[design.v]
module Adder (
    in1,
    in2,
    out
);
  parameter width = 32;
  input [width - 1:0] in1, in2;
  output [width - 1:0] out;
  assign out = in1 + in2;
endmodule
module MUX (
    in0,
    in1,
    sel,
    out
);
  parameter width = 32;
  input [width - 1:0] in0, in1;
  input sel;
  output [width - 1:0] out;
  assign out = sel ? in1 : in0;
endmodule
module register (
    clk,
    rst,
    en,
    in,
    out
);
  parameter width = 32;
  input clk, rst, en;
  input [width - 1:0] in;
  output reg [width - 1:0] out;
  always @(posedge clk) begin
    if (rst) out <= 0;
    else if (en) out <= in;
  end
endmodule
module status_reg (
    clk,
    rst,
    en,
    in,
    out
);
  input clk, rst, en;
  input [3:0] in;
  output reg [3:0] out;
  always @(negedge clk) begin
    if (rst) out <= 0;
    else if (en) out <= in;
  end
endmodule
module RegisterFile (
    input clk,
    rst,
    input [3:0] src1,
    src2,
    Dest_wb,
    input [31:0] Result_WB,
    input writeBackEn,
    output [31:0] reg1,
    reg2
);
  reg [31:0] reg_file[0:15];
  integer i;
  always @(negedge clk) begin
    if (rst) begin
      for (i = 0; i < 16; i = i + 1) begin
        reg_file[i] <= i;
      end
    end else if (writeBackEn) begin
      reg_file[Dest_wb] <= Result_WB;
    end
  end
  assign reg1 = reg_file[src1];
  assign reg2 = reg_file[src2];
endmodule
module Condition_Check (
    input [3:0] cond,
    SR,
    output reg flag
);
  wire N, Z, C, V;
  assign N = SR[3];
  assign Z = SR[2];
  assign C = SR[1];
  assign V = SR[0];
  parameter [3:0] EQ = 4'd0, NE = 4'd1, CS_HS = 4'd2, CC_LO = 4'd3, MI = 4'd4, 
                PL = 4'd5, VS = 4'd6, VC = 4'd7, HI = 4'd8, LS = 4'd9, 
                GE = 4'd10, LT = 4'd11, GT = 4'd12, LE = 4'd13, AL = 4'd14;
  always @(cond, SR, N, Z, C, V) begin
    flag = 1;
    case (cond)
      EQ: flag = Z;
      NE: flag = ~Z;
      CS_HS: flag = C;
      CC_LO: flag = ~C;
      MI: flag = N;
      PL: flag = ~N;
      VS: flag = V;
      VC: flag = ~V;
      HI: flag = C & (~Z);
      LS: flag = (~C) & Z;
      GE: flag = N == V;
      LT: flag = N != V;
      GT: flag = (~Z) & (N == V);
      LE: flag = Z | (N != V);
      AL: flag = 1;
      default: flag = 1;
    endcase
  end
endmodule
module ControlUnit (
    input [3:0] OP_Code,
    input [1:0] Mode,
    input S_in,
    I_in,
    output reg [3:0] EXE_CMD,
    output reg WB_EN,
    MEM_R_EN,
    MEM_W_EN,
    B_out,
    S_out
);
  parameter [3:0] NOP = 4'd0, MOV = 4'd1, MVN = 4'd2, ADD = 4'd3, ADC = 4'd4, SUB = 4'd5, SBC = 4'd6,
                    AND = 4'd7, ORR = 4'd8, EOR = 4'd9, CMP = 4'd10, TST = 4'd11, LDR = 4'd12, STR = 4'd13, B = 4'd14;
  reg [3:0] operation;
  always @(Mode, OP_Code, S_in, I_in) begin
    operation = NOP;
    S_out = 1'b0;
    case (Mode)
      2'b00: begin
        S_out = S_in;
        case (OP_Code)
          4'b1101: operation = MOV;
          4'b1111: operation = MVN;
          4'b0100: operation = ADD;
          4'b0101: operation = ADC;
          4'b0010: operation = SUB;
          4'b0110: operation = SBC;
          4'b0000: operation = AND;
          4'b1100: operation = ORR;
          4'b0001: operation = EOR;
          4'b1010: operation = CMP;
          4'b1000: operation = TST;
          default: operation = NOP;
        endcase
      end
      2'b01: begin
        case (OP_Code)
          4'b0100: begin
            if (S_in) operation = LDR;
            else operation = STR;
          end
          default: operation = NOP;
        endcase
      end
      2'b10: begin
        if (I_in) operation = B;
        else operation = NOP;
      end
      default: operation = NOP;
    endcase
  end
  always @(operation, S_in) begin
    EXE_CMD = 4'd0;
    WB_EN = 1'b0;
    MEM_R_EN = 1'b0;
    MEM_W_EN = 1'b0;
    B_out = 1'b0;
    case (operation)
      NOP: begin
        EXE_CMD = 4'b0110;
      end
      MOV: begin
        EXE_CMD = 4'b0001;
        WB_EN   = 1'b1;
      end
      MVN: begin
        EXE_CMD = 4'b1001;
        WB_EN   = 1'b1;
      end
      ADD: begin
        EXE_CMD = 4'b0010;
        WB_EN   = 1'b1;
      end
      ADC: begin
        EXE_CMD = 4'b0011;
        WB_EN   = 1'b1;
      end
      SUB: begin
        EXE_CMD = 4'b0100;
        WB_EN   = 1'b1;
      end
      SBC: begin
        EXE_CMD = 4'b0101;
        WB_EN   = 1'b1;
      end
      AND: begin
        EXE_CMD = 4'b0110;
        WB_EN   = 1'b1;
      end
      ORR: begin
        EXE_CMD = 4'b0111;
        WB_EN   = 1'b1;
      end
      EOR: begin
        EXE_CMD = 4'b1000;
        WB_EN   = 1'b1;
      end
      CMP: begin
        EXE_CMD = 4'b0100;
      end
      TST: begin
        EXE_CMD = 4'b0110;
      end
      LDR: begin
        EXE_CMD = 4'b0010;
        MEM_R_EN = 1'b1;
        WB_EN = 1'b1;
      end
      STR: begin
        EXE_CMD  = 4'b0010;
        MEM_W_EN = 1'b1;
      end
      B: begin
        B_out = 1'b1;
      end
    endcase
  end
endmodule
module IF_Stage (
    input clk,
    rst,
    freeze,
    Branch_Taken,
    input [31:0] Branch_Address,
    output [31:0] PC,
    Instruction,
    output [31:0] imem_addr,
    input [31:0] imem_data
);
  wire en;
  assign en = ~freeze;
  wire [31:0] mux_out, pc_out, adder_out, instruction_memory_out;
  register pc (
      clk,
      rst,
      en,
      mux_out,
      pc_out
  );
  MUX mux (
      adder_out,
      Branch_Address,
      Branch_Taken,
      mux_out
  );
  Adder adder (
      32'd4,
      pc_out,
      adder_out
  );
  assign PC = adder_out;
  assign imem_addr = pc_out;
  assign Instruction = imem_data;
endmodule
module IF_Stage_Reg (
    input clk,
    rst,
    freeze,
    flush,
    input [31:0] PC_in,
    Instruction_in,
    output reg [31:0] PC,
    instructions
);
  wire en;
  assign en = ~freeze;
  always @(posedge clk) begin
    if (flush) begin
      PC <= 0;
      instructions <= 0;
    end else if (rst) begin
      PC <= 0;
      instructions <= 0;
    end else if (en) begin
      PC <= PC_in;
      instructions <= Instruction_in;
    end
  end
endmodule
module ID_Stage (
    input clk,
    rst,
    input [31:0] Instruction,
    input [31:0] Result_WB,
    input writeBackEN,
    input [3:0] Dest_wb,
    input hazard,
    input [3:0] SR,
    output WB_EN,
    MEM_R_EN,
    MEM_W_EN,
    B,
    S,
    output [3:0] EXE_CMD,
    output [31:0] Val_Rn,
    Val_Rm,
    output imm,
    output [11:0] Shift_operand,
    output [23:0] Signed_imm_24,
    output [3:0] Dest,
    output [3:0] src1,
    src2,
    output Two_src
);
  wire [3:0] cond, OPCode, Rn, Rm, Rd, rotate_imm, immed_8, CU_EXE_CMD;
  wire [1:0] OPC_mode;
  wire OPC_S, CU_B, CU_S, CU_WB_EN, CU_MEM_R_EN, CU_MEM_W_EN, cond_flag, zero_sel, not_cond_flag;
  assign cond = Instruction[31:28];
  assign OPC_mode = Instruction[27:26];
  assign imm = Instruction[25];
  assign OPCode = Instruction[24:21];
  assign OPC_S = Instruction[20];
  assign Rn = Instruction[19:16];
  assign Rd = Instruction[15:12];
  assign not_cond_flag = ~cond_flag;
  assign zero_sel = not_cond_flag | hazard;
  assign Two_src = (~imm) | MEM_W_EN;
  assign src1 = Rn;
  assign src2 = Rm;
  assign Dest = Instruction[15:12];
  assign Signed_imm_24 = Instruction[23:0];
  assign Shift_operand = Instruction[11:0];
  assign Rm = MEM_W_EN ? Rd : Instruction[3:0];
  assign {EXE_CMD, WB_EN, MEM_R_EN, MEM_W_EN, B, S} = zero_sel ? 9'b0: 
         {CU_EXE_CMD, CU_WB_EN, CU_MEM_R_EN, CU_MEM_W_EN, CU_B, CU_S};
  Condition_Check condition_check (
      cond,
      SR,
      cond_flag
  );
  RegisterFile register_file (
      clk,
      rst,
      Rn,
      Rm,
      Dest_wb,
      Result_WB,
      writeBackEN,
      Val_Rn,
      Val_Rm
  );
  ControlUnit control_unit (
      OPCode,
      OPC_mode,
      OPC_S,
      imm,
      CU_EXE_CMD,
      CU_WB_EN,
      CU_MEM_R_EN,
      CU_MEM_W_EN,
      CU_B,
      CU_S
  );
endmodule
module ID_Stage_Reg (
    input clk,
    rst, freeze,
    flush,
    WB_EN_IN,
    MEM_R_EN_IN,
    MEM_W_EN_IN,
    B_IN,
    S_IN,
    input [3:0] EXE_CMD_IN,
    SR_IN,   
    input [31:0] PC_IN,
    Val_Rn_IN,
    Val_Rm_IN,
    input imm_IN,
    input [11:0] Shift_operand_IN,
    input [23:0] Signed_imm_24_IN,
    input [3:0] Dest_IN,
    Src1_IN,
    Src2_IN,
    output reg WB_EN,
    MEM_R_EN,
    MEM_W_EN,
    B,
    S,
    output reg [3:0] EXE_CMD,
    output reg [31:0] PC,
    Val_Rn,
    Val_Rm,
    output reg imm,
    output reg [11:0] Shift_operand,
    output reg [23:0] Signed_imm_24,
    output reg [3:0] Dest,
    Src1,
    Src2,
    SR_OUT   
);
  always @(posedge clk) begin
    if (flush) begin
      WB_EN <= 0;
      MEM_R_EN <= 0;
      MEM_W_EN <= 0;
      B <= 0;
      S <= 0;
      EXE_CMD <= 0;
      PC <= 0;
      Val_Rn <= 0;
      Val_Rm <= 0;
      imm <= 0;
      Shift_operand <= 0;
      Signed_imm_24 <= 0;
      Dest <= 0;
      Src1 <= 0;
      Src2 <= 0;
      SR_OUT <= 0;
    end else if (rst | flush) begin
      WB_EN <= 0;
      MEM_R_EN <= 0;
      MEM_W_EN <= 0;
      B <= 0;
      S <= 0;
      EXE_CMD <= 0;
      PC <= 0;
      Val_Rn <= 0;
      Val_Rm <= 0;
      imm <= 0;
      Shift_operand <= 0;
      Signed_imm_24 <= 0;
      Dest <= 0;
      Src1 <= 0;
      Src2 <= 0;
      SR_OUT <= 0;
    end else if (~freeze) begin
      WB_EN <= WB_EN_IN;
      MEM_R_EN <= MEM_R_EN_IN;
      MEM_W_EN <= MEM_W_EN_IN;
      B <= B_IN;
      S <= S_IN;
      EXE_CMD <= EXE_CMD_IN;
      PC <= PC_IN;
      Val_Rn <= Val_Rn_IN;
      Val_Rm <= Val_Rm_IN;
      imm <= imm_IN;
      Shift_operand <= Shift_operand_IN;
      Signed_imm_24 <= Signed_imm_24_IN;
      Dest <= Dest_IN;
      Src1 <= Src1_IN;
      Src2 <= Src2_IN;
      SR_OUT <= SR_IN;
    end
  end
endmodule
module Val2Generator (
    input I,
    bypass_rm,
    input [31:0] Val_Rm,
    input [11:0] Shift_operand,
    output reg [31:0] out
);
  parameter [1:0] LSL = 2'b00, LSR = 2'b01, ASR = 2'b10, ROR = 2'b11;
  wire [ 4:0] shift_imm;
  wire [ 1:0] shift;
  wire [ 3:0] rotate_imm;
  wire [ 7:0] immed_8;
  reg  [31:0] shift_buffer;
  assign immed_8 = Shift_operand[7:0];
  assign rotate_imm = Shift_operand[11:8];
  assign shift_imm = Shift_operand[11:7];
  assign shift = Shift_operand[6:5];
  always @(bypass_rm, I, shift, Val_Rm, shift_imm, immed_8, Shift_operand, rotate_imm) begin
    shift_buffer = 0;
    case (bypass_rm)   
      1'b0:
      case (I)
        1'b0: begin
          case (shift)
            LSL: out = Val_Rm << shift_imm;
            LSR: out = Val_Rm >> shift_imm;
            ASR: out = Val_Rm >>> shift_imm;
            ROR: out = Val_Rm << shift_imm | Val_Rm >> 5 - shift_imm;   
          endcase
        end
        1'b1: begin
          shift_buffer = {24'd0, immed_8};
          out = shift_buffer >> (rotate_imm << 1) | shift_buffer << (32 - (rotate_imm << 1));
        end
        default: out = 32'b0;
      endcase
      1'b1: out = {20'b0, Shift_operand};
    endcase
  end
endmodule
module ALU (
    input signed [31:0] in1,
    in2,
    input [3:0] EXE_CMD,
    input C,
    output [3:0] Status_bit,
    output reg signed [31:0] result
);
  parameter [3:0] MOV = 4'b001, MVN = 4'b1001, ADD_LDR_STR = 4'b0010, ADC = 4'b0011, SUB_CMP = 4'b0100, SBC = 4'b0101,
                    AND_TST = 4'b0110, ORR = 4'b0111, EOR = 4'b1000, TST = 4'b0110;
  reg N, Z, Co, V;
  assign Status_bit = {N, Z, Co, V};
  always @(in1, in2, C, EXE_CMD) begin
    N  = 1'b0;
    Z  = 1'b0;
    Co = 1'b0;
    V  = 1'b0;
    case (EXE_CMD)
      MOV:    result = in2;
      MVN:    result = ~in2;
      ADD_LDR_STR:    begin
                {Co,result} = in1 + in2;
                if(in1 > 0 & in2 > 0 & result < 0)
                    V = 1'b1;
                else if(in1 < 0 & in2 < 0 & result > 0)
                    V = 1'b1;
                else if(in1 > 0 & in2 < 0 & result > in1)
                    V = 1'b1;
                else if(in1 < 0 & in2 > 0 & result < in1)
                    V = 1'b1;
            end
      ADC:    begin
                {Co,result} = in1 + in2 + C;
                if(in1 > 0 & in2 > 0 & result < 0)
                    V = 1'b1;
                else if(in1 < 0 & in2 < 0 & result > 0)
                    V = 1'b1;
                else if(in1 > 0 & in2 < 0 & result > in1)
                    V = 1'b1;
                else if(in1 < 0 & in2 > 0 & result < in1)
                    V = 1'b1;
            end
      SUB_CMP:    begin
                result = in1 - in2;
                if(in1 > 0 & in2 < 0 & result < 0)
                    V = 1'b1;
                else if(in1 < 0 & in2 > 0 & result > 0)
                    V = 1'b1;
                else if(in1 > 0 & in2 > 0 & result > in1)
                    V = 1'b1;
                else if (in1 < 0 & in2 < 0 & result < in1)
                    V = 1'b1;
            end
      SBC:    begin
                result = in1 - in2 - (C);
                if(in1 > 0 & in2 < 0 & result < 0)
                    V = 1'b1;
                else if(in1 < 0 & in2 > 0 & result > 0)
                    V = 1'b1;
                else if(in1 > 0 & in2 > 0 & result > in1)
                    V = 1'b1;
                else if (in1 < 0 & in2 < 0 & result < in1)
                    V = 1'b1;
            end
      AND_TST:    result = in1 & in2;
      ORR:    result = in1 | in2;
      EOR:    result = in1 ^ in2;
      default: result = 32'b0;
    endcase
    if (result == 0) Z = 1'b1;
    if (result < 0) N = 1'b1;
  end
endmodule
module EXE_Stage (
    input         clk,
    input  [ 3:0] EXE_CMD,
    input         MEM_R_EN,
    MEM_W_EN,
    input  [31:0] PC,
    Val_Rn,
    Val_Rm,
    ALU_res_in,
    WB_data,   
    input         imm,
    input  [11:0] Shift_operand,
    input  [23:0] Signed_imm_24,
    input  [ 3:0] SR,
    input  [ 1:0] sel_src1,
    sel_src2,   
    output [31:0] ALU_result,
    mux2_out,   
    Br_addr,
    output [ 3:0] status
);
  wire bypass_rm;
  wire [31:0] val2, extended_imm, shifted_imm, mux1_out;
  assign extended_imm = {
    Signed_imm_24[23],
    Signed_imm_24[23],
    Signed_imm_24[23],
    Signed_imm_24[23],
    Signed_imm_24[23],
    Signed_imm_24[23],
    Signed_imm_24[23],
    Signed_imm_24[23],
    Signed_imm_24
  };
  assign shifted_imm = extended_imm << 2;
  assign bypass_rm = MEM_W_EN | MEM_R_EN;
  assign mux1_out = (sel_src1 == 2'b00) ? Val_Rn :   
      (sel_src1 == 2'b01) ? ALU_res_in : (sel_src1 == 2'b10) ? WB_data : Val_Rn;
  assign mux2_out = (sel_src2 == 2'b00) ? Val_Rm :
                    (sel_src2 == 2'b01) ? ALU_res_in :
                    (sel_src2 == 2'b10) ? WB_data :
                    Val_Rm;
  Val2Generator v2gen (
      imm,
      bypass_rm,
      mux2_out,
      Shift_operand,
      val2
  );
  ALU alu (
      mux1_out,
      val2,
      EXE_CMD,
      SR[1],
      status,
      ALU_result
  );
  Adder pc_adder (
      PC,
      shifted_imm,
      Br_addr
  );
endmodule
module EXE_Stage_Reg (
    input clk,
    rst,
    freeze,
    WB_EN_IN,
    MEM_R_EN_IN,
    MEM_W_EN_IN,
    input [31:0] ALU_result_inp,
    ST_val_in,
    input [3:0] Dest_in,
    output reg WB_EN,
    MEM_R_EN,
    MEM_W_EN,
    output reg [31:0] ALU_result,
    Val_Rm,
    output reg [3:0] Dest
);
  always @(posedge clk) begin
    if (rst) {WB_EN, MEM_R_EN, MEM_W_EN, ALU_result, Val_Rm, Dest} <= 71'b0;
    else if (~freeze) begin
      WB_EN <= WB_EN_IN;
      MEM_R_EN <= MEM_R_EN_IN;
      MEM_W_EN <= MEM_W_EN_IN;
      ALU_result <= ALU_result_inp;
      Val_Rm <= ST_val_in;
      Dest <= Dest_in;
    end
  end
endmodule
module Sram_Controller (
    input clk,
    rst,
    wr_en,
    rd_en,
    input [31:0] address,
    writeData,
    output [31:0] readData,
    output ready,
    input [15:0] SRAM_DQ_I,
    output [15:0] SRAM_DQ_O,
    output reg [17:0] SRAM_ADDR,
    output reg SRAM_WE_N
);
  parameter [3:0] idle = 0, writeState0 = 1, writeState1 = 2, readState0 = 3, readState1 = 4, readState2 = 5, readState3 = 6, readState4 = 7;
  reg [3:0] ns, ps;
  reg [15:0] readLSB;
  reg [31:0] res;
  always @* begin
    ns = idle;
    case (ps)
      idle: begin
        if (~wr_en & ~rd_en) ns = idle;
        else if (wr_en) ns = writeState0;
        else ns = readState0;
      end
      writeState0: ns = writeState1;
      writeState1: ns = idle;
      readState0: ns = readState1;
      readState1: ns = readState2;
      readState2: ns = readState3;
      readState3: ns = readState4;
      readState4: ns = idle;
      default: ns = idle;
    endcase
  end
  always @(ps, address) begin
    SRAM_ADDR = 18'b0;
    SRAM_WE_N = 1'b1;
    case (ps)
      writeState0: begin
        SRAM_ADDR = {address[18:2], 1'b0};
        SRAM_WE_N = 1'b0;
      end
      writeState1: begin
        SRAM_ADDR = {address[18:2], 1'b1};
        SRAM_WE_N = 1'b0;
      end
      readState0: begin
        SRAM_ADDR = {address[18:2], 1'b0};
      end
      readState1: begin
        SRAM_ADDR = {address[18:2], 1'b0};
      end
      readState2: begin
        SRAM_ADDR = {address[18:2], 1'b1};
      end
      readState3: begin
        SRAM_ADDR = {address[18:2], 1'b1};
      end
      default: begin
      end
    endcase
  end
  always @(posedge clk) begin
    if (ps == readState1) readLSB <= SRAM_DQ_I;
    if (ps == readState3) res <= {SRAM_DQ_I, readLSB};
  end
  always @(posedge clk) begin
    if (rst) ps <= idle;
    else ps <= ns;
  end
  assign ready = (ns == idle) ? 1'b1 : 1'b0;
  assign readData = res;
  assign SRAM_DQ_O = (ps == writeState1) ? writeData[31:16] : writeData[15:0];
endmodule
module MEM_reg (
    input clk,
    rst,
    freeze,
    WB_en_in,
    MEM_R_en_in,
    input [31:0] ALU_result_in,
    Mem_read_value_in,
    input [3:0] Dest_in,
    output reg WB_en,
    MEM_R_en,
    output reg [31:0] ALU_result,
    Mem_read_value,
    output reg [3:0] Dest
);
  always @(posedge clk) begin
    if (rst) {WB_en, MEM_R_en, ALU_result, Mem_read_value, Dest} <= 70'b0;
    else if (~freeze) begin
      Dest <= Dest_in;
      Mem_read_value <= Mem_read_value_in;
      ALU_result <= ALU_result_in;
      MEM_R_en <= MEM_R_en_in;
      WB_en <= WB_en_in;
    end
  end
endmodule
module WB_Stage (
    input [31:0] ALU_result,
    MEM_result,
    input MEM_R_en,
    output [31:0] out
);
  assign out = MEM_R_en ? MEM_result : ALU_result;
endmodule
module Hazard_Detection_Unit (
    input [3:0] src1,
    src2,
    Exe_Dest,
    input Exe_WB_EN,
    processor_mode,
    input [3:0] Mem_Dest,
    input Mem_WB_EN,
    output reg Hazard_Detected
);
  always @(src1, src2, Exe_WB_EN, Mem_Dest, Mem_WB_EN, Exe_Dest, processor_mode) begin
    Hazard_Detected = 1'b0;
    if (~processor_mode) begin
      if ((Exe_WB_EN & (src1 == Exe_Dest))|
          (Mem_WB_EN & (src1 == Mem_Dest))|
          (Exe_WB_EN & (src2 == Exe_Dest))|
          (Mem_WB_EN & (src2 == Mem_Dest)))
        Hazard_Detected = 1'b1;
    end
  end
endmodule
module Forwarding_Unit (
    input [3:0] WB_dest,
    Mem_Dest,
    src1,
    src2,
    input WB_en,
    Mem_WB_en,
    processor_mode,
    output reg [1:0] sel_src1,
    sel_src2
);
  always @(*) begin
    sel_src1 = 2'd0;
    sel_src2 = 2'd0;
    if (processor_mode) begin
      if (Mem_WB_en) begin
        if (src1 == Mem_Dest) sel_src1 = 2'd1;
        if (src2 == Mem_Dest) sel_src2 = 2'd1;
      end
      if (WB_en) begin
        if (src1 == WB_dest) sel_src1 = 2'd2;
        if (src2 == WB_dest) sel_src2 = 2'd2;
      end
    end
  end
endmodule
module ARM (
    input clk,
    input rst,
    output [31:0] imem_addr,
    input [31:0] imem_data,
    output [17:0] SRAM_ADDR,
    output [15:0] SRAM_DQ_O,
    input [15:0] SRAM_DQ_I,
    output SRAM_WE_N
);
  wire [17:0] SW;
  assign SW = {16'b0, 1'b1, rst};
  wire freeze, flush;
  wire writeBackEN_ID, hazard, WB_EN_ID_Stage,MEM_R_EN_ID_Stage, 
		MEM_W_EN_ID_Stage,B_ID_Stage,S_ID_Stage,imm_ID_Stage, 
		Two_src_ID_Stage, imm_ID_Reg, WB_EN_ID_Reg, MEM_W_EN_ID_Reg,
		MEM_R_EN_ID_Reg, B_ID_Reg, S_ID_Reg;
  wire [31:0] PC_IF_Stage, Inst_IF_Stage, Inst_IF_Reg, 
				Val_Rn_ID_Stage, Val_Rm_ID_Stage, PC_IF_Reg, 
			    PC_ID_Reg, Val_Rn_ID_Reg, Val_Rm_ID_Reg;
  wire [31:0] Result_WB, Mem_res_feedback;
  wire [3:0] Des_wb;
  wire [3:0] EXE_CMD_ID_Stage,EXE_CMD_ID_Reg, Dest_ID_Stage, src1_ID_Stage, src2_ID_Stage, dest_ID_Reg;
  wire [23:0] Signed_imm_24_ID_Stage, Signed_imm_24_ID_Reg;
  wire [11:0] Shift_operand, Shift_operand_ID_Reg;
  wire [3:0] SR, Status_bit;
  wire [31:0] ALU_result_EXE_Reg, Val_Rm_EXE_Reg;
  wire [31:0] MEM_result_MEM_Stage;
  wire [3:0] dest_EXE_Reg, src1_ID_Reg, src2_ID_Reg;
  wire WB_EN_EXE_Reg, MEM_R_EN_EXE_Reg, MEM_W_EN_EXE_Reg, processor_mode;
  wire [31:0] ALU_result_EXE_Stage, Br_addr, Val_Rm_EXE_Stage;
  wire [3:0] status, SR_ID_Reg;
  wire [1:0] fw_sel_src1, fw_sel_src2;
  assign processor_mode = SW[1];
  assign hazard = freeze;
  assign flush = 1'b0;
  assign Mem_res_feedback = MEM_R_EN_EXE_Reg ? MEM_result_MEM_Stage : ALU_result_EXE_Reg;
  wire slow_clk;
  wire Sram_Busy;
  assign slow_clk = clk;
  IF_Stage fetch (
      slow_clk,
      SW[0],
      (freeze | ~Sram_Busy),
      B_ID_Reg,
      Br_addr,
      PC_IF_Stage,
      Inst_IF_Stage,
      imem_addr,
      imem_data
  );
  IF_Stage_Reg if_reg (
      slow_clk,
      SW[0],
      (freeze | ~Sram_Busy),
      flush,
      PC_IF_Stage,
      Inst_IF_Stage,
      PC_IF_Reg,
      Inst_IF_Reg
  );
  ID_Stage decode (
      slow_clk,
      SW[0],
      Inst_IF_Reg,
      Result_WB,
      writeBackEN_ID,
      Des_wb,
      hazard,
      SR,
      WB_EN_ID_Stage,
      MEM_R_EN_ID_Stage,
      MEM_W_EN_ID_Stage,
      B_ID_Stage,
      S_ID_Stage,
      EXE_CMD_ID_Stage,
      Val_Rn_ID_Stage,
      Val_Rm_ID_Stage,
      imm_ID_Stage,
      Shift_operand,
      Signed_imm_24_ID_Stage,
      Dest_ID_Stage,
      src1_ID_Stage,
      src2_ID_Stage,
      Two_src_ID_Stage
  );
  ID_Stage_Reg id_reg (
      slow_clk,
      SW[0],
      (~Sram_Busy),
      flush,
      WB_EN_ID_Stage,
      MEM_R_EN_ID_Stage,
      MEM_W_EN_ID_Stage,
      B_ID_Stage,
      S_ID_Stage,
      EXE_CMD_ID_Stage,
      SR,
      PC_IF_Reg,
      Val_Rn_ID_Stage,
      Val_Rm_ID_Stage,
      imm_ID_Stage,
      Shift_operand,
      Signed_imm_24_ID_Stage,
      Dest_ID_Stage,
      src1_ID_Stage,
      src2_ID_Stage,
      WB_EN_ID_Reg,
      MEM_R_EN_ID_Reg,
      MEM_W_EN_ID_Reg,
      B_ID_Reg,
      S_ID_Reg,
      EXE_CMD_ID_Reg,
      PC_ID_Reg,
      Val_Rn_ID_Reg,
      Val_Rm_ID_Reg,
      imm_ID_Reg,
      Shift_operand_ID_Reg,
      Signed_imm_24_ID_Reg,
      dest_ID_Reg,
      src1_ID_Reg,
      src2_ID_Reg,
      SR_ID_Reg
  );
  status_reg Status_Register (
      slow_clk,
      SW[0],
      S_ID_Reg,
      Status_bit,
      SR
  );
  EXE_Stage execute (
      slow_clk,
      EXE_CMD_ID_Reg,
      MEM_R_EN_ID_Reg,
      MEM_W_EN_ID_Reg,
      PC_ID_Reg,
      Val_Rn_ID_Reg,
      Val_Rm_ID_Reg,
      Mem_res_feedback,
      Result_WB,
      imm_ID_Reg,
      Shift_operand_ID_Reg,
      Signed_imm_24_ID_Reg,
      SR_ID_Reg,
      fw_sel_src1,
      fw_sel_src2,
      ALU_result_EXE_Stage,
      Val_Rm_EXE_Stage,
      Br_addr,
      Status_bit
  );
  EXE_Stage_Reg EX_Reg (
      slow_clk,
      SW[0],
      (~Sram_Busy),
      WB_EN_ID_Reg,
      MEM_R_EN_ID_Reg,
      MEM_W_EN_ID_Reg,
      ALU_result_EXE_Stage,
      Val_Rm_EXE_Stage,
      dest_ID_Reg,
      WB_EN_EXE_Reg,
      MEM_R_EN_EXE_Reg,
      MEM_W_EN_EXE_Reg,
      ALU_result_EXE_Reg,
      Val_Rm_EXE_Reg,
      dest_EXE_Reg
  );
  wire MEM_R_en_MEM_Reg;
  wire [31:0] ALU_result_MEM_Reg, Mem_read_value_MEM_Reg;
  MEM_reg mem_reg (
      slow_clk,
      SW[0],
      (~Sram_Busy),
      (~Sram_Busy) ? (1'b0) : (WB_EN_EXE_Reg),
      MEM_R_EN_EXE_Reg,
      ALU_result_EXE_Reg,
      MEM_result_MEM_Stage,
      dest_EXE_Reg,
      writeBackEN_ID,
      MEM_R_en_MEM_Reg,
      ALU_result_MEM_Reg,
      Mem_read_value_MEM_Reg,
      Des_wb
  );
  WB_Stage wb_stage (
      ALU_result_MEM_Reg,
      Mem_read_value_MEM_Reg,
      MEM_R_en_MEM_Reg,
      Result_WB
  );
  Hazard_Detection_Unit hdu (
      src1_ID_Stage,
      src2_ID_Stage,
      dest_ID_Reg,
      WB_EN_ID_Reg,
      processor_mode,
      dest_EXE_Reg,
      WB_EN_EXE_Reg,
      freeze
  );
  Forwarding_Unit fwu (
      Des_wb,
      dest_EXE_Reg,
      src1_ID_Reg,
      src2_ID_Reg,
      writeBackEN_ID,
      WB_EN_EXE_Reg,
      processor_mode,
      fw_sel_src1,
      fw_sel_src2
  );
  Sram_Controller SC (
      slow_clk,
      SW[0],
      MEM_W_EN_EXE_Reg,
      MEM_R_EN_EXE_Reg,
      ALU_result_EXE_Reg,
      Val_Rm_EXE_Reg,
      MEM_result_MEM_Stage,
      Sram_Busy,
      SRAM_DQ_I,
      SRAM_DQ_O,
      SRAM_ADDR,
      SRAM_WE_N
  );
endmodule
[run.sh]
#!/bin/bash
# the make line also repeats each setting of config.mk as NAME=value (left out here)
make -C /OpenROAD-flow-scripts/flow DESIGN_CONFIG=/design/flow/config.mk WORK_HOME=/design/flow/orfs CLKGATE_MAP_FILE= finish
[config.mk]
export PLATFORM = sky130hd
export DESIGN_NAME = ARM
export DESIGN_NICKNAME = ARM
export VERILOG_FILES = /design/flow/design.v
export SDC_FILE = /design/flow/constraint.sdc
export NUM_CORES = 4
export LEC_CHECK = 0
export CAP_MARGIN = 20
export CORE_MARGIN = 2
export CORE_UTILIZATION = 50
export PLACE_DENSITY = 0.6
export SETUP_SLACK_MARGIN = 3.35
export SLEW_MARGIN = 20
[constraint.sdc]
create_clock -name core_clock -period 21.0 [get_ports {clk}]
set_input_delay 4.2000 -clock core_clock [delete_from_list [all_inputs] [get_ports {clk}]]
set_output_delay 4.2000 -clock core_clock [all_outputs]
set_load 0.01 [all_outputs]
==> results of run 1 <==
[area by class of cell]
cell class,instances,area [sq um],area share
Antenna cell,11,27.53,0.0003349
Clock buffer,120,2734,0.03326
Clock inverter,585,2763,0.03361
Inverter,213,827.0,0.01006
Multi-Input combinational cell,5270,41610,0.5062
Sequential cell,948,24640,0.2999
Tap cell,1755,2196,0.02672
Timing Repair Buffer,840,7387,0.08988
[routing by layer]
metal / up-vias / share of wire
li1: 27830 / -
met1: 32280 / 0.33
met2: 5740 / 0.43
met3: 1900 / 0.13
met4: 30 / 0.10
met5: - / 0.00092
[per-stage QoR]
| stage | util | total power (uW) | cells |
|---|---|---|---|
| floorplan | - | 4056 | 6978 |
| global placement | 0.5488 | 5460 | 8834 |
| detailed placement | 0.5489 | 5448 | 8834 |
| CTS | 0.6186 | 7925 | 9681 |
| global route | 0.6274 | 8463 | 9735 |
| finish | 0.6275 | 8185 | 9742 |
[what timing repair did]
item / 4_1_cts / 5_1_grt
setup endpoints to repair: 4 / 4
setup buffers: 130 / 47
pin swaps: 140 / 70
gates cloned: 13 / 1
resized: 451 / 118
==> run_results.csv, run 1 <==
group,metric,value,unit
worst_hold_path,worst_hold_path.num_cells,0,
pwr,internal_power,4715,uW
critical_path,critical-path-top-cell-by-count,"sky130_fd_sc_hd__buf_4",
final_timing,fin_skew,125.8,ps
worst_hold_path,worstHoldStart,"SC.readLSB[0]",
final_timing,final_critical_path_setup_slack,1981,ps
flow_run,warning_count,652,
yosys,synth_area_per_cell,9.421,sq um
yosys,postSynth.topFlopCell,"sky130_fd_sc_hd__edfxtp_1",
clock_tree,tritoncts,"yes",
place,detailedPlace.worstSlack,747.1,ps
place,post_dp_cell_area,71890,sq um
critical_path,crit_type,"reg2reg",
pwr,share_comb_of_total_power,0.451,
pwr,peak_supply_drop,0.1439,mV
floorplan,core,131000,sq um
place,globalplace.congestion,1.119,
grt,global_route_hottest_layer,"met2",
cells_and_area,post_synthesis_to_final_layout_area_growth,25.01,%
grt,maximum_number_of_pins_on_one_net_before_global_route_repair,115,
floorplan,floorplanUtilization,0.5020,
final_timing,setup_viol,0,
floorplan,die_height,366.6,um
pwr,comb-power,3690,uW
floorplan,dieWidth,366.6,um
yosys,synthTopCellsByArea,"sky130_fd_sc_hd__edfxtp_1, sky130_fd_sc_hd__mux4_2, sky130_fd_sc_hd__dfxtp_1",
routing,drt_pass_1_iters,9,
clock_tree,htree_num_levels,3,
clock_tree,clock_insertion_delay_worst_skew,820,ps
routing,drt_iter0_drcs,10320,
yosys,synthesis.yosys.warnings,14,
final_timing,hold_viol,0,
critical_path,r2r_end,"Status_Register.out[0]",
yosys,top_area_cell,"sky130_fd_sc_hd__edfxtp_1",
clock_tree,max-clock-path-buffers,3,
pwr,netSwitchingPower,3469,uW
final_timing,number_of_slew_limit_violations_in_the_final_report,0,
critical_path,worst_reg2reg_path_startpoint,"id_reg.Src2[3]",
routing,detail_route.drc_violations,0,
final_timing,rsz_0062_raised_after_global_routing,"true",
critical_path,worstPathBufferInverterCount,9,
yosys,synth-cells-yosys,6978,
final_timing,totalNegativeSetupSlack,0,ps
pwr,clk_pwr_share,0.288,
routing,via_per_inst,6.958,
critical_path,r2r_setup_slack,1980,ps
pwr,switching_share,0.4239,
yosys,count_of_flip_flops_with_a_built_in_enable_after_synthesis,560,
pwr,dominant_power_group,"combinational logic",
flow_run,maxCapViolCount,0,
routing,wl_per_cell,34.34,um
floorplan,io_pins,117,
pwr,power_density,99.59,nW/um^2
yosys,ys_top_cells_by_count,"sky130_fd_sc_hd__nor2_1, sky130_fd_sc_hd__nand2_1, sky130_fd_sc_hd__edfxtp_1, sky130_fd_sc_hd__a21oi_1, sky130_fd_sc_hd__clkbuf_1",
yosys,xor_share,0.02545,
critical_path,cpPeakStageDelay,580,ps
grt,initial_antenna_violation_count,23,
place,io_buffers,116,
final_timing,worst-slew-pin-transition,1312,ps
clock_tree,clk_root_buffer_cell,"sky130_fd_sc_hd__clkbuf_16",
yosys,yosys-dominant-comb-family,"simple AND/OR/NAND/NOR gates",
grt,first_global_vias,67030,
yosys,synth_cell_type_count,101,
grt,grtUsageTotal,0.4857,
yosys,synth_largest_type_area_fraction,0.2558,
yosys,synth.most_common_cell,"sky130_fd_sc_hd__nor2_1",
routing,postRouteAntennaNets,0,
critical_path,critPathRequiredTime,11150,ps
yosys,syn_area,65740,sq um
floorplan,num_rows,133,
clock_tree,cts_made_buffers,101,
critical_path,worst-r2r-cell-count,40,
critical_path,critical_path.startpoint,"id_reg.Src2[3]",
yosys,yosys_area,65740,sq um
yosys,synth_cells,6978,
grt,grt_overflow_total,0,
critical_path,slowest_stage,"sky130_fd_sc_hd__a311oi_1",
yosys,mappedNetlistNets,7354,
grt,grt.met2_usage,0.7371,
cells_and_area,num-nets-final,8266,
clock_tree,path_clk_slew,70,ps
yosys,post_synth_and_or_nand_nor_area_fraction,0.1688,
grt,use_met1,0.5481,
critical_path,path_delay_family,"AND-OR/OR-AND gates",
cells_and_area,filler_cell_count,10360,
routing,final_wl,334600,um
worst_hold_path,timing.hold.worst_endpoint,"SC.res[0]",
yosys,yosys_register_bits,948,
pwr,seq_cell_power,2140,uW
run_status,result_of_the_run,"finished clean",
yosys,synthAdderAreaFrac,0.06284,
grt,grt_pass1_wl,473500,um
pwr,seqPwrFrac,0.262,
pwr,p_leak,0.03214,uW
cells_and_area,fin_area,82190,sq um
critical_path,cp-end-kind,"flop",
yosys,synth_sequential_area_ratio,0.3739,
place,place.detailed.hpwl,229200,um
worst_hold_path,worstHoldPathType,"reg2reg",
floorplan,chip_area,134400,sq um
pwr,powerClk,2360,uW
clock_tree,postCtsHoldBufs,0,
clock_tree,clock_sinks,948,
critical_path,critPathCapture,"Status_Register.out[0]",
final_timing,hold-worst-slack,370.5,ps
final_timing,slew-limit-headroom,0.1179,
critical_path,worstSetupStartpointType,"flop",
critical_path,worst_ep_arrival_time,9170,ps
yosys,synth-async-reset-ratio,0,
grt,global_route.usage.met3,0.1772,
critical_path,timing.critical_path.fanout_max,8,
routing,route.vias.total,67780,
critical_path,critical_path_depth,40,
yosys,mux_area_frac,0.1554,
yosys,synthAoiAreaFrac,0.1685,
==> inputs of run 2 (changes only) <==
- CORE_ASPECT_RATIO: not set -> 0.54
- CORE_UTILIZATION: 50 -> 57
- CTS_CLUSTER_DIAMETER: not set -> 344
- CTS_CLUSTER_SIZE: not set -> 29
- PLACE_DENSITY: 0.6 -> 0.51
- SETUP_SLACK_MARGIN: 3.35 -> 3.46
- TNS_END_PERCENT: not set -> 5
- clock period: 21.0 -> 11.6 ns (I/O delays scaled with it)
==> run 2 against run 1 <==
Effect of this change: the flow now stops in 5_1_grt; synthesized area unchanged; die size is 12% lower; synthesized cell count unchanged.
==> run_results.csv, run 2 <==
group,metric,value,unit
yosys,ys_top_cells_by_count,"sky130_fd_sc_hd__nor2_1, sky130_fd_sc_hd__nand2_1, sky130_fd_sc_hd__edfxtp_1, sky130_fd_sc_hd__a21oi_1, sky130_fd_sc_hd__clkbuf_1",
yosys,synth_cells,6978,
floorplan,dieWidth,466.2,um
yosys,synth-cells-yosys,6978,
yosys,yosys_register_bits,948,
floorplan,num_rows,91,
yosys,mappedNetlistNets,7354,
clock_tree,max-clock-path-buffers,3,
yosys,synth_sequential_area_ratio,0.3739,
yosys,top_area_cell,"sky130_fd_sc_hd__edfxtp_1",
yosys,yosys_area,65740,sq um
yosys,synth_cell_type_count,101,
place,detailedPlace.worstSlack,-4282,ps
yosys,synth_largest_type_area_fraction,0.2558,
yosys,synthAoiAreaFrac,0.1685,
yosys,synth_area_per_cell,9.421,sq um
yosys,xor_share,0.02545,
yosys,mux_area_frac,0.1554,
place,post_dp_cell_area,82040,sq um
yosys,synthAdderAreaFrac,0.06284,
yosys,synth-async-reset-ratio,0,
floorplan,floorplanUtilization,0.5751,
yosys,syn_area,65740,sq um
place,place.detailed.hpwl,293800,um
clock_tree,postCtsHoldBufs,0,
floorplan,die_height,253.6,um
yosys,synthTopCellsByArea,"sky130_fd_sc_hd__edfxtp_1, sky130_fd_sc_hd__mux4_2, sky130_fd_sc_hd__dfxtp_1",
yosys,post_synth_and_or_nand_nor_area_fraction,0.1688,
floorplan,io_pins,117,
place,globalplace.congestion,1.342,
clock_tree,htree_num_levels,2,
yosys,yosys-dominant-comb-family,"simple AND/OR/NAND/NOR gates",
yosys,count_of_flip_flops_with_a_built_in_enable_after_synthesis,560,
grt,grtUsageTotal,0.8383,
yosys,postSynth.topFlopCell,"sky130_fd_sc_hd__edfxtp_1",
clock_tree,clock_sinks,948,
floorplan,chip_area,118200,sq um
clock_tree,cts_made_buffers,38,
clock_tree,clk_root_buffer_cell,"sky130_fd_sc_hd__clkbuf_16",
place,io_buffers,116,
floorplan,core,114300,sq um
grt,grt_overflow_total,1754,
run_status,halt_stage,"5_1_grt",
run_status,run.stop_error,"[ERROR GRT-0116] Global routing finished with congestion. Check the congestion regions in the DRC Viewer.",
yosys,synthesis.yosys.warnings,14,
yosys,synth.most_common_cell,"sky130_fd_sc_hd__nor2_1",
run_status,result_of_the_run,"stopped before the end",
==> run 2: layer usage <==
metal,GRT overflow,GRT usage
met3,316,0.7725
met4,361,0.7094
met1,294,0.8706
met2,752,0.9348
met5,31,0.6020
==> run 2: metrics by stage <==
stage                     total power [uW]  std cells  hold WS (ps)
after global placement               11510       9871         397.0
after detailed placement             11660       9872         396.9
after CTS                            14740      10630         431.0
after floorplan                       7375       6978         388.0
==> run 2: what timing repair did <==
item	CTS
gates cloned	20
endpoints found under the hold margin	0
setup buffers	153
gates resized	626
setup endpoints to repair	1066
pin swaps	177
==> inputs of run 3 (changes only) <==
- CORE_ASPECT_RATIO: 0.54 -> not set
- CTS_CLUSTER_DIAMETER: 344 -> 188
- CTS_CLUSTER_SIZE: 29 -> not set
- PLACE_DENSITY: 0.51 -> 0.6
- SETUP_SLACK_MARGIN: 3.46 -> 3.39
==> run 3 against run 2 <==
Effect of this change: synthesized cell count did not move; synthesized area did not move; the flow again stops in 5_1_grt; die size fell by 0.11%.
==> run_results.csv, run 3 <==
group,metric,value,unit
floorplan,floorplanUtilization,0.5750,
yosys,syn_area,65740,sq um
floorplan,num_rows,124,
place,io_buffers,116,
place,place_inst,9844,
yosys,postSynth.topFlopCell,"sky130_fd_sc_hd__edfxtp_1",
floorplan,chip_area,118100,sq um
yosys,synthAdderAreaFrac,0.06284,
yosys,post_synth_and_or_nand_nor_area_fraction,0.1688,
floorplan,dieWidth,343.6,um
clock_tree,clock_sinks,948,
floorplan,io_pins,117,
yosys,mux_area_frac,0.1554,
place,place.detailed.hpwl,260000,um
yosys,count_of_flip_flops_with_a_built_in_enable_after_synthesis,560,
clock_tree,max-clock-path-buffers,3,
clock_tree,clk_root_buffer_cell,"sky130_fd_sc_hd__clkbuf_16",
floorplan,die_height,343.6,um
floorplan,core,114300,sq um
yosys,synth_cells,6978,
clock_tree,postCtsHoldBufs,0,
place,globalplace.congestion,1.219,
yosys,synthTopCellsByArea,"sky130_fd_sc_hd__edfxtp_1, sky130_fd_sc_hd__mux4_2, sky130_fd_sc_hd__dfxtp_1",
yosys,synthesis.yosys.warnings,14,
yosys,synth_cell_type_count,101,
yosys,mappedNetlistNets,7354,
grt,grtUsageTotal,0.9307,
clock_tree,cts_made_buffers,98,
yosys,xor_share,0.02545,
yosys,synth.most_common_cell,"sky130_fd_sc_hd__nor2_1",
yosys,synth_largest_type_area_fraction,0.2558,
grt,grt_overflow_total,3941,
yosys,synthAoiAreaFrac,0.1685,
yosys,yosys_register_bits,948,
run_status,result_of_the_run,"stopped before the end",
yosys,top_area_cell,"sky130_fd_sc_hd__edfxtp_1",
run_status,run.stop_error,"[ERROR GRT-0116] Global routing finished with congestion. Check the congestion regions in the DRC Viewer.",
yosys,synth_sequential_area_ratio,0.3739,
yosys,synth_area_per_cell,9.421,sq um
clock_tree,htree_num_levels,3,
yosys,synth-cells-yosys,6978,
yosys,yosys-dominant-comb-family,"simple AND/OR/NAND/NOR gates",
yosys,synth-async-reset-ratio,0,
yosys,ys_top_cells_by_count,"sky130_fd_sc_hd__nor2_1, sky130_fd_sc_hd__nand2_1, sky130_fd_sc_hd__edfxtp_1, sky130_fd_sc_hd__a21oi_1, sky130_fd_sc_hd__clkbuf_1",
run_status,halt_stage,"5_1_grt",
yosys,yosys_area,65740,sq um
==> run 3: layer usage <==
layer | GRT overflow | GRT usage
met1 | 352 | 0.9019
met2 | 2000 | 1.041
met3 | 425 | 0.8405
met4 | 1089 | 0.9618
met5 | 75 | 0.7107
==> run 3: metrics by stage <==
step / utilization / setup slack, ps / hold WS (ps) / instance area, sq um
CTS: 0.8016 / -2806 / 375.7 / 91660
detailed placement: 0.7136 / -3507 / 404.5 / 81600
global placement: 0.7136 / -3463 / 391.6 / 81590
floorplan: - / -1863 / 388.0 / 66750
==> run 3: timing repair <==
| action | 4_1_cts |
|---|---|
| setup buffers | 159 |
| gates resized | 564 |
| pin swaps | 157 |
| gates cloned | 22 |
| endpoints found under the hold margin | 0 |
| endpoints found under the setup margin | 1067 |
==> inputs of run 4 (changes only) <==
- CORE_UTILIZATION: 57 -> 72
- CTS_CLUSTER_DIAMETER: 188 -> not set
- SETUP_SLACK_MARGIN: 3.39 -> -0.88
- TNS_END_PERCENT: 5 -> not set
- clock period: 11.6 -> 13.2 ns (I/O delays scaled with it)
==> run 4 against run 3 <==
Effect of this change: the run fails in 4_1_cts; die size shrank 21%; synthesized area is the same; synthesized cell count is the same.
==> run_results.csv, run 4 <==
group,metric,value,unit
run_status,halt_stage,"4_1_cts",
place,post_dp_cell_area,79720,sq um
yosys,synth_cells,6978,
yosys,synth-async-reset-ratio,0,
yosys,mux_area_frac,0.1554,
floorplan,dieWidth,306.2,um
yosys,syn_area,65740,sq um
yosys,yosys_register_bits,948,
floorplan,num_rows,110,
yosys,synth.most_common_cell,"sky130_fd_sc_hd__nor2_1",
yosys,synth_largest_type_area_fraction,0.2558,
yosys,synth_cell_type_count,101,
place,globalplace.congestion,1.423,
floorplan,chip_area,93740,sq um
place,place.detailed.hpwl,226800,um
yosys,post_synth_and_or_nand_nor_area_fraction,0.1688,
yosys,top_area_cell,"sky130_fd_sc_hd__edfxtp_1",
yosys,synthesis.yosys.warnings,14,
floorplan,io_pins,117,
floorplan,core,90290,sq um
place,detailedPlace.worstSlack,-2206,ps
yosys,postSynth.topFlopCell,"sky130_fd_sc_hd__edfxtp_1",
run_status,run.stop_error,"[ERROR DPL-0033] detailed placement checks failed during check placement.",
yosys,synth-cells-yosys,6978,
yosys,synth_sequential_area_ratio,0.3739,
floorplan,floorplanUtilization,0.7282,
place,io_buffers,116,
yosys,synth_area_per_cell,9.421,sq um
yosys,yosys_area,65740,sq um
yosys,yosys-dominant-comb-family,"simple AND/OR/NAND/NOR gates",
yosys,mappedNetlistNets,7354,
yosys,ys_top_cells_by_count,"sky130_fd_sc_hd__nor2_1, sky130_fd_sc_hd__nand2_1, sky130_fd_sc_hd__edfxtp_1, sky130_fd_sc_hd__a21oi_1, sky130_fd_sc_hd__clkbuf_1",
yosys,xor_share,0.02545,
floorplan,die_height,306.2,um
yosys,synthAdderAreaFrac,0.06284,
yosys,count_of_flip_flops_with_a_built_in_enable_after_synthesis,560,
run_status,result_of_the_run,"stopped before the end",
yosys,synthAoiAreaFrac,0.1685,
yosys,synthTopCellsByArea,"sky130_fd_sc_hd__edfxtp_1, sky130_fd_sc_hd__mux4_2, sky130_fd_sc_hd__dfxtp_1",
==> run 4: through the flow <==
step                hold slack [ps]  power (uW)  std cells
floorplan                     388.0        6450       6978
global placement              393.5        9168       9381
detailed placement            405.4        9397       9381
==> inputs of run 5 (changes only) <==
- CAP_MARGIN: 20 -> 5
- CORE_UTILIZATION: 72 -> 66
- PLACE_DENSITY: 0.6 -> not set
- SETUP_SLACK_MARGIN: -0.88 -> not set
- clock period: 13.2 -> 13.4 ns (I/O delays scaled with it)
==> run 5 against run 4 <==
Effect of this change: the flow stops in 5_1_grt; synthesized area stayed put; synthesized cell count stayed put; die size is 9.0% higher.
==> run_results.csv, run 5 <==
group,metric,value,unit
floorplan,floorplanUtilization,0.6670,
clock_tree,cts_made_buffers,96,
clock_tree,max-clock-path-buffers,3,
yosys,ys_top_cells_by_count,"sky130_fd_sc_hd__nor2_1, sky130_fd_sc_hd__nand2_1, sky130_fd_sc_hd__edfxtp_1, sky130_fd_sc_hd__a21oi_1, sky130_fd_sc_hd__clkbuf_1",
yosys,synth.most_common_cell,"sky130_fd_sc_hd__nor2_1",
run_status,halt_stage,"5_1_grt",
yosys,count_of_flip_flops_with_a_built_in_enable_after_synthesis,560,
yosys,synthAdderAreaFrac,0.06284,
yosys,yosys_register_bits,948,
place,place_inst,9488,
yosys,yosys_area,65740,sq um
floorplan,core,98560,sq um
yosys,synth_largest_type_area_fraction,0.2558,
floorplan,io_pins,117,
yosys,synth-cells-yosys,6978,
floorplan,chip_area,102200,sq um
run_status,run.stop_error,"[ERROR GRT-0116] Global routing finished with congestion. Check the congestion regions in the DRC Viewer.",
place,place.detailed.hpwl,238800,um
yosys,synthAoiAreaFrac,0.1685,
yosys,top_area_cell,"sky130_fd_sc_hd__edfxtp_1",
place,post_dp_cell_area,80150,sq um
clock_tree,htree_num_levels,3,
place,detailedPlace.worstSlack,-2497,ps
yosys,synth-async-reset-ratio,0,
yosys,synthTopCellsByArea,"sky130_fd_sc_hd__edfxtp_1, sky130_fd_sc_hd__mux4_2, sky130_fd_sc_hd__dfxtp_1",
yosys,synth_area_per_cell,9.421,sq um
yosys,synth_cell_type_count,101,
grt,grt_overflow_total,4188,
floorplan,dieWidth,319.6,um
yosys,postSynth.topFlopCell,"sky130_fd_sc_hd__edfxtp_1",
yosys,yosys-dominant-comb-family,"simple AND/OR/NAND/NOR gates",
yosys,synth_sequential_area_ratio,0.3739,
floorplan,num_rows,115,
clock_tree,clock_sinks,948,
floorplan,die_height,319.6,um
run_status,result_of_the_run,"stopped before the end",
yosys,mappedNetlistNets,7354,
yosys,post_synth_and_or_nand_nor_area_fraction,0.1688,
yosys,synth_cells,6978,
grt,grtUsageTotal,0.9671,
yosys,synthesis.yosys.warnings,14,
yosys,xor_share,0.02545,
place,globalplace.congestion,1.336,
yosys,syn_area,65740,sq um
clock_tree,clk_root_buffer_cell,"sky130_fd_sc_hd__clkbuf_16",
place,io_buffers,116,
yosys,mux_area_frac,0.1554,
[run 5: timing repair]
action / in CTS
buffers inserted: 14
endpoints found under the setup margin: 4
hold buffers: 0
cloned: 1
pin swaps: 19
gates resized: 117
[run 5: layer usage]
metal / overflow / global-route usage
met1: 283 / 0.9272
met3: 372 / 0.8843
met4: 1122 / 1.003
met2: 2334 / 1.084
met5: 77 / 0.7210
[run 5: per-stage QoR]
step	utilization	hold WS (ps)
after global placement	0.8131	392.8
after floorplan	-	388.0
after detailed placement	0.8132	408.0
after CTS	0.8740	399.3
==> inputs of run 6 (changes only) <==
- CAP_MARGIN: 5 -> 20
- CORE_UTILIZATION: 66 -> 46
- PLACE_DENSITY: not set -> 0.6
- SETUP_SLACK_MARGIN: not set -> 0.4
- TNS_END_PERCENT: not set -> 5
- clock period: 13.4 -> 11.6 ns (I/O delays scaled with it)
==> run 6 against run 5 <==
Effect of this change: now fails the layout checks on setup timing; synthesized cell count is the same; synthesized area stayed put; die size grew 43%.
==> run_results.csv, run 6 <==
group,metric,value,unit
final_timing,number_of_slew_limit_violations_in_the_final_report,0,
pwr,peak_supply_drop,0.2001,mV
run_status,result_of_the_run,"failed layout checks",
floorplan,io_pins,117,
pwr,switching_share,0.4086,
grt,grt.met2_usage,0.7311,
yosys,top_area_cell,"sky130_fd_sc_hd__edfxtp_1",
yosys,yosys_register_bits,948,
final_timing,rsz_0062_raised_after_global_routing,"true",
pwr,share_comb_of_total_power,0.491,
routing,wl_per_cell,31.83,um
clock_tree,htree_num_levels,3,
final_timing,setup_viol,4,
critical_path,worst_reg2reg_path_startpoint,"EX_Reg.Dest[3]",
flow_run,warning_count,657,
yosys,synthesis.yosys.warnings,14,
yosys,synth_cells,6978,
pwr,internal_power,9488,uW
final_timing,worst-slew-pin-transition,1163,ps
yosys,synthTopCellsByArea,"sky130_fd_sc_hd__edfxtp_1, sky130_fd_sc_hd__mux4_2, sky130_fd_sc_hd__dfxtp_1",
final_timing,slew-limit-headroom,0.2186,
clock_tree,clk_root_buffer_cell,"sky130_fd_sc_hd__clkbuf_16",
yosys,postSynth.topFlopCell,"sky130_fd_sc_hd__edfxtp_1",
grt,grt_pass1_wl,494600,um
final_timing,final_critical_path_setup_slack,-3106,ps
critical_path,critPathRequiredTime,6420,ps
cells_and_area,post_synthesis_to_final_layout_area_growth,36.81,%
final_timing,fin_skew,132.9,ps
grt,maximum_number_of_pins_on_one_net_before_global_route_repair,219,
worst_hold_path,timing.hold.worst_endpoint,"SC.res[3]",
clock_tree,cts_made_buffers,101,
worst_hold_path,worstHoldStart,"SC.readLSB[3]",
yosys,synth_sequential_area_ratio,0.3739,
critical_path,cpPeakStageDelay,470,ps
worst_hold_path,worstHoldPathType,"reg2reg",
critical_path,critical_path_depth,39,
pwr,power_density,178.4,nW/um^2
pwr,seqPwrFrac,0.241,
pwr,dominant_power_group,"combinational logic",
pwr,comb-power,7870,uW
yosys,synthAoiAreaFrac,0.1685,
grt,grt_overflow_total,0,
cells_and_area,filler_cell_count,11560,
floorplan,chip_area,146000,sq um
flow_run,maxCapViolCount,0,
pwr,powerClk,4310,uW
pwr,seq_cell_power,3860,uW
routing,drt_iter0_drcs,10180,
yosys,synth-async-reset-ratio,0,
floorplan,dieWidth,382.0,um
cells_and_area,num-nets-final,9447,
critical_path,worst_ep_arrival_time,9520,ps
critical_path,critPathCapture,"Status_Register.out[0]",
clock_tree,postCtsHoldBufs,0,
routing,route.vias.total,71890,
routing,via_per_inst,6.504,
place,detailedPlace.worstSlack,-3982,ps
critical_path,worstSetupStartpointType,"flop",
floorplan,core,141800,sq um
yosys,synth-cells-yosys,6978,
pwr,p_leak,0.03769,uW
yosys,synthAdderAreaFrac,0.06284,
place,io_buffers,116,
critical_path,worstPathBufferInverterCount,10,
yosys,xor_share,0.02545,
yosys,post_synth_and_or_nand_nor_area_fraction,0.1688,
yosys,count_of_flip_flops_with_a_built_in_enable_after_synthesis,560,
critical_path,path_delay_family,"AND-OR/OR-AND gates",
grt,global_route_hottest_layer,"met2",
grt,initial_antenna_violation_count,34,
critical_path,critical_path.startpoint,"EX_Reg.Dest[3]",
cells_and_area,comb_area,40190,sq um
routing,postRouteAntennaNets,0,
pwr,clk_pwr_share,0.269,
final_timing,hold_viol,0,
grt,use_met1,0.5477,
routing,detail_route.drc_violations,0,
run_status,violations,"setup timing",
critical_path,cp-end-kind,"flop",
place,globalplace.congestion,1.130,
clock_tree,tritoncts,"yes",
clock_tree,max-clock-path-buffers,3,
critical_path,critical-path-top-cell-by-count,"sky130_fd_sc_hd__buf_4",
critical_path,r2r_setup_slack,-3110,ps
critical_path,slowest_stage,"sky130_fd_sc_hd__o211ai_1",
place,place.detailed.hpwl,263300,um
floorplan,num_rows,138,
critical_path,crit_type,"reg2reg",
yosys,yosys_area,65740,sq um
critical_path,worst-r2r-cell-count,39,
critical_path,r2r_end,"Status_Register.out[0]",
cells_and_area,layout.area.seq,24620,sq um
clock_tree,path_clk_slew,60,ps
grt,grtUsageTotal,0.4685,
floorplan,floorplanUtilization,0.4638,
yosys,synth_largest_type_area_fraction,0.2558,
yosys,mappedNetlistNets,7354,
yosys,synth_cell_type_count,101,
floorplan,die_height,382.0,um
routing,drt_pass_1_iters,7,
pwr,netSwitchingPower,6556,uW
yosys,mux_area_frac,0.1554,
cells_and_area,layout.core_utilization,0.6345,
grt,first_global_vias,70330,
clock_tree,clock_sinks,948,
yosys,synth_area_per_cell,9.421,sq um
clock_tree,clock_insertion_delay_worst_skew,800,ps
yosys,ys_top_cells_by_count,"sky130_fd_sc_hd__nor2_1, sky130_fd_sc_hd__nand2_1, sky130_fd_sc_hd__edfxtp_1, sky130_fd_sc_hd__a21oi_1, sky130_fd_sc_hd__clkbuf_1",
yosys,synth.most_common_cell,"sky130_fd_sc_hd__nor2_1",
worst_hold_path,worst_hold_path.num_cells,0,
critical_path,timing.critical_path.fanout_max,11,
grt,global_route.usage.met3,0.1104,
yosys,syn_area,65740,sq um
yosys,yosys-dominant-comb-family,"simple AND/OR/NAND/NOR gates",
routing,final_wl,351800,um
-- run 6: per-stage QoR --
step                      instances  area [sq um]  setup TNS, ps  hold slack, ps  power (uW)
after floorplan                6978         66400          -3462           388.0        7339
after global placement        10280         82520         -10660           390.7       11330
after detailed placement      10280         82530         -10530           398.8       11370
after CTS                     11040         89610          -7771           375.2       15640
after global routing          11050         89930          -9313           374.4       16560
final                         11050         89940          -8574           381.3       16040
-- run 6: routing by layer --
| metal | part of all wire | vias up |
|---|---|---|
| met2 | 0.44 | 5514 |
| met3 | 0.11 | 1758 |
| met4 | 0.11 | 30 |
| li1 | - | 30200 |
| met1 | 0.35 | 34390 |
| met5 | 0.00065 | - |
-- run 6: repair_timing --
action / CTS / global route
setup buffers: 49 / 7
resized: 224 / 59
endpoints found under the setup margin: 4 / 34
gates cloned: 3 / 0
pin swaps: 67 / 35
-- run 6: final cells by class --
type	count	area share
Antenna cell	6	0.0001669
Sequential cell	948	0.2737
Clock buffer	118	0.03055
Timing Repair Buffer	2022	0.1826
Multi-Input combinational cell	5269	0.4468
Inverter	213	0.009042
Clock inverter	587	0.03084
Tap cell	1890	0.02629
==> inputs of run 7 (changes only) <==
- CORE_UTILIZATION: 46 -> 62
- CTS_CLUSTER_DIAMETER: not set -> 332
- CTS_CLUSTER_SIZE: not set -> 95
- TNS_END_PERCENT: 5 -> not set
- clock period: 11.6 -> 11.4 ns (I/O delays scaled with it)
==> run 7 against run 6 <==
Effect of this change: the run now fails in 5_1_grt; die size fell by 26%; synthesized area unchanged; synthesized cell count is the same.
==> run_results.csv, run 7 <==
group,metric,value,unit
yosys,synth_largest_type_area_fraction,0.2558,
clock_tree,cts_made_buffers,13,
yosys,yosys_area,65740,sq um
clock_tree,max-clock-path-buffers,3,
run_status,halt_stage,"5_1_grt",
floorplan,io_pins,117,
place,io_buffers,116,
run_status,run.stop_error,"[ERROR GRT-0116] Global routing finished with congestion. Check the congestion regions in the DRC Viewer.",
yosys,top_area_cell,"sky130_fd_sc_hd__edfxtp_1",
floorplan,num_rows,119,
floorplan,chip_area,108700,sq um
place,post_dp_cell_area,80970,sq um
yosys,mappedNetlistNets,7354,
floorplan,floorplanUtilization,0.6245,
yosys,syn_area,65740,sq um
place,globalplace.congestion,1.330,
yosys,synth-cells-yosys,6978,
yosys,synth_area_per_cell,9.421,sq um
clock_tree,clock_sinks,948,
yosys,postSynth.topFlopCell,"sky130_fd_sc_hd__edfxtp_1",
yosys,synth.most_common_cell,"sky130_fd_sc_hd__nor2_1",
yosys,yosys_register_bits,948,
floorplan,dieWidth,329.6,um
grt,grt_overflow_total,1229,
floorplan,core,105300,sq um
run_status,result_of_the_run,"stopped before the end",
yosys,post_synth_and_or_nand_nor_area_fraction,0.1688,
yosys,mux_area_frac,0.1554,
yosys,ys_top_cells_by_count,"sky130_fd_sc_hd__nor2_1, sky130_fd_sc_hd__nand2_1, sky130_fd_sc_hd__edfxtp_1, sky130_fd_sc_hd__a21oi_1, sky130_fd_sc_hd__clkbuf_1",
yosys,xor_share,0.02545,
place,detailedPlace.worstSlack,-3820,ps
yosys,synthesis.yosys.warnings,14,
place,place.detailed.hpwl,250400,um
yosys,synth_cell_type_count,101,
yosys,yosys-dominant-comb-family,"simple AND/OR/NAND/NOR gates",
yosys,synth_cells,6978,
yosys,synth-async-reset-ratio,0,
yosys,synthTopCellsByArea,"sky130_fd_sc_hd__edfxtp_1, sky130_fd_sc_hd__mux4_2, sky130_fd_sc_hd__dfxtp_1",
yosys,synthAoiAreaFrac,0.1685,
clock_tree,htree_num_levels,1,
floorplan,die_height,329.6,um
yosys,count_of_flip_flops_with_a_built_in_enable_after_synthesis,560,
yosys,synthAdderAreaFrac,0.06284,
grt,grtUsageTotal,0.8338,
yosys,synth_sequential_area_ratio,0.3739,
clock_tree,clk_root_buffer_cell,"sky130_fd_sc_hd__clkbuf_16",
[run 7: what timing repair did]
action                     4_1_cts
pin swaps                       25
hold buffers                     0
buffers inserted                24
cloned                           2
setup endpoints to repair       13
resized                        109
[run 7: layer usage]
layer | overflow | track usage
met3 | 39 | 0.7126
met5 | 10 | 0.4757
met2 | 701 | 0.9692
met4 | 462 | 0.8232
met1 | 17 | 0.8331
[run 7: per-stage QoR]
| step | setup TNS [ps] | cells |
|---|---|---|
| CTS | -8849 | 10260 |
| detailed placement | -10100 | 9699 |
| global placement | -9917 | 9699 |
| floorplan | -3491 | 6978 |
==> inputs of run 8 (changes only) <==
- CORE_ASPECT_RATIO: not set -> 1.57
- CORE_UTILIZATION: 62 -> 57
- CTS_CLUSTER_DIAMETER: 332 -> 344
- CTS_CLUSTER_SIZE: 95 -> 87
- PLACE_DENSITY: 0.6 -> not set
- PLACE_DENSITY_LB_ADDON: not set -> 0.15
- SETUP_SLACK_MARGIN: 0.4 -> 3.46
- TNS_END_PERCENT: not set -> 5
- clock period: 11.4 -> 17.1 ns (I/O delays scaled with it)
==> run 8 against run 7 <==
Effect of this change: the run again fails in 5_1_grt; synthesized cell count is the same; die size grew 8.7%; synthesized area did not move.
==> run_results.csv, run 8 <==
group,metric,value,unit
clock_tree,max-clock-path-buffers,3,
yosys,synthesis.yosys.warnings,14,
clock_tree,clk_root_buffer_cell,"sky130_fd_sc_hd__clkbuf_16",
yosys,synth_largest_type_area_fraction,0.2558,
place,globalplace.congestion,1.323,
run_status,result_of_the_run,"stopped before the end",
yosys,synth.most_common_cell,"sky130_fd_sc_hd__nor2_1",
yosys,post_synth_and_or_nand_nor_area_fraction,0.1688,
clock_tree,clock_sinks,948,
yosys,synth_sequential_area_ratio,0.3739,
clock_tree,htree_num_levels,1,
yosys,mappedNetlistNets,7354,
floorplan,die_height,429.5,um
yosys,synthAdderAreaFrac,0.06284,
place,io_buffers,116,
floorplan,floorplanUtilization,0.5728,
yosys,xor_share,0.02545,
place,place.detailed.hpwl,267900,um
yosys,synth_area_per_cell,9.421,sq um
yosys,count_of_flip_flops_with_a_built_in_enable_after_synthesis,560,
yosys,synthTopCellsByArea,"sky130_fd_sc_hd__edfxtp_1, sky130_fd_sc_hd__mux4_2, sky130_fd_sc_hd__dfxtp_1",
grt,grtUsageTotal,0.8343,
yosys,yosys_register_bits,948,
floorplan,chip_area,118100,sq um
yosys,synth_cell_type_count,101,
grt,grt_overflow_total,2344,
yosys,synthAoiAreaFrac,0.1685,
clock_tree,cts_made_buffers,14,
floorplan,dieWidth,275.0,um
yosys,synth_cells,6978,
run_status,run.stop_error,"[ERROR GRT-0116] Global routing finished with congestion. Check the congestion regions in the DRC Viewer.",
floorplan,num_rows,156,
yosys,synth-async-reset-ratio,0,
yosys,postSynth.topFlopCell,"sky130_fd_sc_hd__edfxtp_1",
yosys,syn_area,65740,sq um
floorplan,core,114800,sq um
run_status,halt_stage,"5_1_grt",
yosys,yosys_area,65740,sq um
yosys,ys_top_cells_by_count,"sky130_fd_sc_hd__nor2_1, sky130_fd_sc_hd__nand2_1, sky130_fd_sc_hd__edfxtp_1, sky130_fd_sc_hd__a21oi_1, sky130_fd_sc_hd__clkbuf_1",
yosys,yosys-dominant-comb-family,"simple AND/OR/NAND/NOR gates",
floorplan,io_pins,117,
yosys,synth-cells-yosys,6978,
clock_tree,postCtsHoldBufs,0,
yosys,top_area_cell,"sky130_fd_sc_hd__edfxtp_1",
yosys,mux_area_frac,0.1554,
[run 8: repair_timing]
| item | in CTS |
|---|---|
| pin swaps | 47 |
| setup endpoints to repair | 485 |
| gates cloned | 4 |
| buffers inserted | 46 |
| gates resized | 200 |
[run 8: metrics by stage]
stage,instances,area [sq um],worst slack [ps],utilization
4_1_cts,10120,83080,-183.4,0.7239
3_5_place_dp,9526,79090,-804.4,0.6891
3_3_place_gp,9526,79090,-752.4,0.6891
2_1_floorplan,6978,66500,886.6,-
[run 8: metal layers]
layer,overflow,GRT usage
met5,6,0.3709
met4,784,0.8627
met3,61,0.7038
met2,1477,0.9906
met1,16,0.8094
Power and IR drop assume default switching activity.
